== north ==
Design system, start of the top module:
module system
  #(parameter WIDTH = 24)
   (input aclk,
    input aresetn,
    input [WIDTH-1:0] s_axis_tdata,
    input s_axis_tvalid,
    output s_axis_tready,
    input s_axis_tlast,
    input [3:0] s_axis_tuser,
    output [2*WIDTH-1:0] m_axis_tdata,
    output m_axis_tvalid,
    input m_axis_tready,
    output m_axis_tlast,
    output [3:0] m_axis_tuser);
    localparam SEED = 7'b1011101;
    wire [WIDTH-1:0] s2e_tdata;
    wire s2e_tvalid;
    wire s2e_tready;
    wire s2e_tlast;
    wire [3:0] s2e_tuser;
    scrambler #(.WIDTH(WIDTH), .SEED(SEED)) scrambler_i(
        .aclk(aclk),
        .aresetn(aresetn),
        .s_axis_tdata(s_axis_tdata),
        .s_axis_tvalid(s_axis_tvalid),
        .s_axis_tready(s_axis_tready),
        .s_axis_tuser(s_axis_tuser),
        .s_axis_tlast(s_axis_tlast),
        .m_axis_tdata(s2e_tdata),
        .m_axis_tvalid(s2e_tvalid),
        .m_axis_tready(s2e_tready),
        .m_axis_tuser(s2e_tuser),
        .m_axis_tlast(s2e_tlast)
    );
    encoder #(.WIDTH(WIDTH)) encoder_i(
        .aclk(aclk),
        .aresetn(aresetn),
        .s_axis_tdata(s2e_tdata),
        .s_axis_tvalid(s2e_tvalid),
        .s_axis_tready(s2e_tready),
        .s_axis_tuser(s2e_tuser),
        .s_axis_tlast(s2e_tlast),
        .m_axis_tdata(m_axis_tdata),
        .m_axis_tvalid(m_axis_tvalid),
        .m_axis_tready(m_axis_tready),
        .m_axis_tuser(m_axis_tuser),
        .m_axis_tlast(m_axis_tlast)
    );
endmodule
make LEC_CHECK=0 CAP_MARGIN=20 CELL_PAD_IN_SITES_DETAIL_PLACEMENT=2 CELL_PAD_IN_SITES_GLOBAL_PLACEMENT=2 CORE_MARGIN=10 CORE_UTILIZATION=40 CTS_CLUSTER_SIZE=19 SLEW_MARGIN=20 finish   # period 3.65 ns
run.sh (not shown) runs the stock make flow with config.mk's settings and CLKGATE_MAP_FILE=.
The following lists how south was set up differently from north:
- changing CORE_UTILIZATION from 40 to 69
- removing CELL_PAD_IN_SITES_GLOBAL_PLACEMENT (formerly 2)
- removing CTS_CLUSTER_SIZE (formerly 19)
- removing CELL_PAD_IN_SITES_DETAIL_PLACEMENT (formerly 2)
- changing CORE_MARGIN from 10 to 2
- changing the clock period (ns, I/O delays scaled along) from 3.65 to 2.78
Results
south | status: complete | timing, DRC, antenna: pass. In the flow results for south and north, the non-clock buffer count is smaller on north. north → south: leakage power dropped 1.2%, global-route wire length before repair went down by 24%, final area went down by 2.6%. south gives more first-iteration DRC count than north did. The final period utilization in south sits 6.5 points above the value recorded for north. Taking north over south, the net switching component of the power ratio works out to 0.859. Compare south and north | worst setup slack higher: north. Final instance count without filler cells in south is 71 lower than in north.
Edits applied to the flow inputs when going from south to east:
- CORE_UTILIZATION: 69 -> 66
- the clock period (ns, I/O delays scaled along): 2.78 -> 2.34
--- outcome ---
east: no failed stages, no open violations at the end. Internal portion of total power in east is 630 uW higher than in south. Global-route wire length before repair ends up higher on east. east — combinational power about 20% higher, south as reference. Relative to south, the clock buffer instance count of the final layout of east is higher by 2. east vs. south: area inside the core boundary went up by about 2%. The synthesis-to-finish area growth of east exceeds that of south by 1.7 points. east vs south — instance count after placement with tap cells included climbed slightly. Comparing east against south, there is no change at all in inverter count. east consumes more power than south does. Delta (east minus south): utilization of the core after routing fell by 0.41 points; routed wire length rose by 59 um.
The following lists how west was set up differently from east:
- putting CTS_CLUSTER_DIAMETER at 30 where nothing was set
- swapping 20 for 0 in CAP_MARGIN
- putting SETUP_SLACK_MARGIN at 0.67 where nothing was set
==> results <==
- east vs west, capturing element of the worst setup path: s_axis_tready vs encoder_i.m_axis_tdata[22]
- As of west, detailed-route wire length had risen by more than a quarter compared to east.
- Clock-cell share of area ends up higher on east.
- Looking at critical setup path kind, the primary input to output pin result is from east; the flop to flop one comes from west.
- The leading power group comes out combinational cells in one run and sequential cells in the other, namely in west and east respectively.
- west vs. east: power climbed about 7%; final sum of negative setup slack comparable; share of power burned in registers lost 1.6 points.

Starting RTL as in the previous note.
clock: 1.68 ns
lec_check: 0
cap_margin: 15
cell_pad_in_sites_detail_placement: 0
core_aspect_ratio: 0.71
core_margin: 2
core_utilization: 44
cts_cluster_diameter: 220
cts_cluster_size: 37
hold_slack_margin: -0.03
min_routing_layer: met2
place_density: 0.76
slew_margin: 20
tns_end_percent: 5
The first run finished with setup timing left.
Next try:
Settings changed: ABC_AREA set to 1, CAP_MARGIN 15 to 40, CELL_PAD_IN_SITES_DETAIL_PLACEMENT 0 to not set, CORE_ASPECT_RATIO 0.71 to not set, CORE_UTILIZATION 44 to 70, CTS_CLUSTER_DIAMETER 220 to not set, CTS_CLUSTER_SIZE 37 to not set, HOLD_SLACK_MARGIN -0.03 to not set, MIN_ROUTING_LAYER met2 to not set, PLACE_DENSITY 0.76 to not set, TNS_END_PERCENT 5 to not set.
Clock period 1.68 ns to 2.06 ns, I/O delays scaled along.
Result: The new run finished clean. Maximum frequency decreases by a few percent. Routed wire length decreases by roughly a tenth. Sequential share of layout area increases by 3.7 points. Synthesized area increases slightly.
Next try:
Settings changed: CAP_MARGIN 40 to 20, CORE_UTILIZATION 70 to 72, CTS_CLUSTER_SIZE set to 98.
Clock period 2.06 ns to 2.42 ns, I/O delays scaled along.
What happened: Worst hold slack barely changes; worst setup slack gains 0.084 ns; global-route usage rose by 4.0 points; routed wire length rose by a few percent.
Next try:
Settings changed: ABC_AREA 1 to not set, CORE_UTILIZATION 72 to 40, CTS_CLUSTER_SIZE 98 to not set.
Clock period 2.42 ns to 2.78 ns, I/O delays scaled along.
After rerunning: The new run ran to the end with no violations. Setup slack gains 0.24 ns. Via count fell by a quarter to a third. Critical path depth goes down by 5.
Next try:
Settings changed: CAP_MARGIN 20 to 0, CORE_UTILIZATION 40 to 66, HOLD_SLACK_MARGIN set to -0.09.
Clock period 2.78 ns to 1.6 ns, I/O delays scaled along.
Now the flow aborted during clock tree synthesis (4_1_cts) (DPL-0033).
Die area falls by 38%.
Synthesized cell count does not change.
Synthesized area does not change.
No activity file was given, so power comes from the tool's default toggle rates.
